## run A
==> flow/design.v (excerpt) <==
module CORDIC_tanInv_sqrt(
    output [15:0] X0,   
    output [15:0] Y0,   
    output [15:0] Z0,   
    input  [15:0] Xin,
    input  [15:0] Yin,
    input  [15:0] Zin,   
    input  clk
);
make LEC_CHECK=0 CAP_MARGIN=20 CELL_PAD_IN_SITES_GLOBAL_PLACEMENT=0 CORE_MARGIN=2 CORE_UTILIZATION=40 GPL_ROUTABILITY_DRIVEN=1 GPL_TIMING_DRIVEN=1 MIN_ROUTING_LAYER=met1 SETUP_SLACK_MARGIN=0.8 SLEW_MARGIN=15 TNS_END_PERCENT=30 finish   # period 5.49 ns
run.sh (not shown) runs the stock make flow with config.mk's settings and CLKGATE_MAP_FILE=.
Run A went all the way through the flow, and no timing, DRC or antenna check failed.
Input changes introduced in run B (baseline for comparison: run A):
Settings: GPL_TIMING_DRIVEN removed (was 1); MIN_ROUTING_LAYER removed (was met1); CELL_PAD_IN_SITES_GLOBAL_PLACEMENT removed (was 0); GPL_ROUTABILITY_DRIVEN removed (was 1); SLEW_MARGIN changed from 15 to 20; CORE_UTILIZATION changed from 40 to 72; TNS_END_PERCENT removed (was 30); SETUP_SLACK_MARGIN removed (was 0.8); the clock period (ns, I/O delays scaled along) changed from 5.49 to 3.74.
## What came out
- Run B completed end to end with timing, DRC and antenna clean.
- In run B the later-pin clock latency in the skew report turned out 0.06 ns lower than in run A.
- Against run A, the final cell area of run B is lower.
- Height of the die shrinks by more than a quarter when moving from run A to run B.
- Between run A and run B, the flow reports routed metal-1 wirelength decreasing slightly.
- Number of rows in the core area in run B is 26% lower than in run A
Setup changes, run B to run C
Settings: swapping 72 for 45 in CORE_UTILIZATION; swapping 3.74 for 7.0 in the clock period (ns, I/O delays scaled along).
[summary]
Run C completed end to end with timing, DRC and antenna clean. Run C — post-place setup slack 2.97 ns higher, run B as reference. As far as area of the synthesized netlist per yosys stat goes, run C and run B are indistinguishable; the numbers are identical. Looking at shortest period the worst path allows, run C sits 0.12 ns above run B. Run C against run B: die outline height +26%, number of placement rows rose by 26, design area moved up, number of input and output port buffers inserted barely changed, width of the die increased by about 26% relative to the old numbers. Summary: final hold slack, run C worse than run B.
The following lists how run D was set up differently from run C:
Settings: CORE_UTILIZATION now 70, was 45; the clock period (ns, I/O delays scaled along) now 3.41, was 7.0.
==> results <==
| final instance area | run D vs run C | ≈ equal |. [compare] base=run C new=run D: time the final worst path needs with I/O delays and setup saw a decrease; final worst-path cycle share saw an increase; number of cells in the design after placement saw a decrease.

run 1:
CORDIC_tanInv_sqrt again, from the RTL that the note above started with.
Settings: LEC_CHECK=0, CAP_MARGIN=20, CELL_PAD_IN_SITES_DETAIL_PLACEMENT=2, CELL_PAD_IN_SITES_GLOBAL_PLACEMENT=1, CORE_ASPECT_RATIO=0.92, CORE_MARGIN=3, CORE_UTILIZATION=55, CTS_CLUSTER_DIAMETER=219, CTS_CLUSTER_SIZE=19, GPL_TIMING_DRIVEN=0, MAX_ROUTING_LAYER=met4, SETUP_SLACK_MARGIN=0.88, SLEW_MARGIN=5; clock period 3.8 ns.
Run 1 never completed; the flow aborted with a tool error in 3_5_place_dp.
diff inputs: run 1 => run 2
# run 1
export LEC_CHECK = 0
export CAP_MARGIN = 20
export CELL_PAD_IN_SITES_DETAIL_PLACEMENT = 2
export CELL_PAD_IN_SITES_GLOBAL_PLACEMENT = 1
export CORE_ASPECT_RATIO = 0.92
export CORE_MARGIN = 3
export CORE_UTILIZATION = 55
export CTS_CLUSTER_DIAMETER = 219
export CTS_CLUSTER_SIZE = 19
export GPL_TIMING_DRIVEN = 0
export MAX_ROUTING_LAYER = met4
export SETUP_SLACK_MARGIN = 0.88
export SLEW_MARGIN = 5
create_clock -name core_clock -period 3.8 [get_ports {clk}]
# run 2
export LEC_CHECK = 0
export CAP_MARGIN = 20
export CORE_MARGIN = 2
export CORE_UTILIZATION = 40
export CTS_CLUSTER_SIZE = 99
export SETUP_SLACK_MARGIN = 0.88
export SLEW_MARGIN = 20
create_clock -name core_clock -period 7.0 [get_ports {clk}]
==> comparison <==
The final layout from run 2, which completed every stage, passed the timing, DRC and antenna checks at the end of the flow. Comparing run 2 against run 1, there is no change at all in area after synthesis. Number of rows created at floorplan (run 2 over run 1): increase, 25. | die area | run 2 vs run 1 | about 35% higher |. From run 2 to run 1, synthesized cell count did not move at all. On effective utilization at floorplan, the lower figure sits with run 2, not run 1. Run 1 → run 2: core region area +39%, synthesized netlist net count ~0 delta. Between run 2 and run 1, last weighted congestion value of the routability-driven placer is higher for run 1, run 2 comes in under that. Taking run 1 as the reference, in run 2 area figure in the yosys stat output comparable; floorplan die height higher; horizontal extent of the die moved up.
## Diff of input files: run 3 against run 2
# run 2
export LEC_CHECK = 0
export CAP_MARGIN = 20
export CORE_MARGIN = 2
export CORE_UTILIZATION = 40
export CTS_CLUSTER_SIZE = 99
export SETUP_SLACK_MARGIN = 0.88
export SLEW_MARGIN = 20
create_clock -name core_clock -period 7.0 [get_ports {clk}]
# run 3
export LEC_CHECK = 0
export ABC_AREA = 1
export CAP_MARGIN = 20
export CORE_MARGIN = 2
export CORE_UTILIZATION = 72
export SLEW_MARGIN = 20
export TNS_END_PERCENT = 5
create_clock -name core_clock -period 4.04 [get_ports {clk}]
Findings:
Run 3 vs. run 2: largest net degree at the start of global routing went down by 12, count of non-CTS inverters in the layout shows an increase of about 230%, critical path depth higher. [run 3] count of filler cells inserted in the layout fell about 50% relative to run 2. Where total wire length after detailed routing is concerned, run 2 is better than run 3. The lower post-place setup slack came out of run 3. Count of buffering cells on the critical path with inverters included sits higher in run 3 than in run 2.
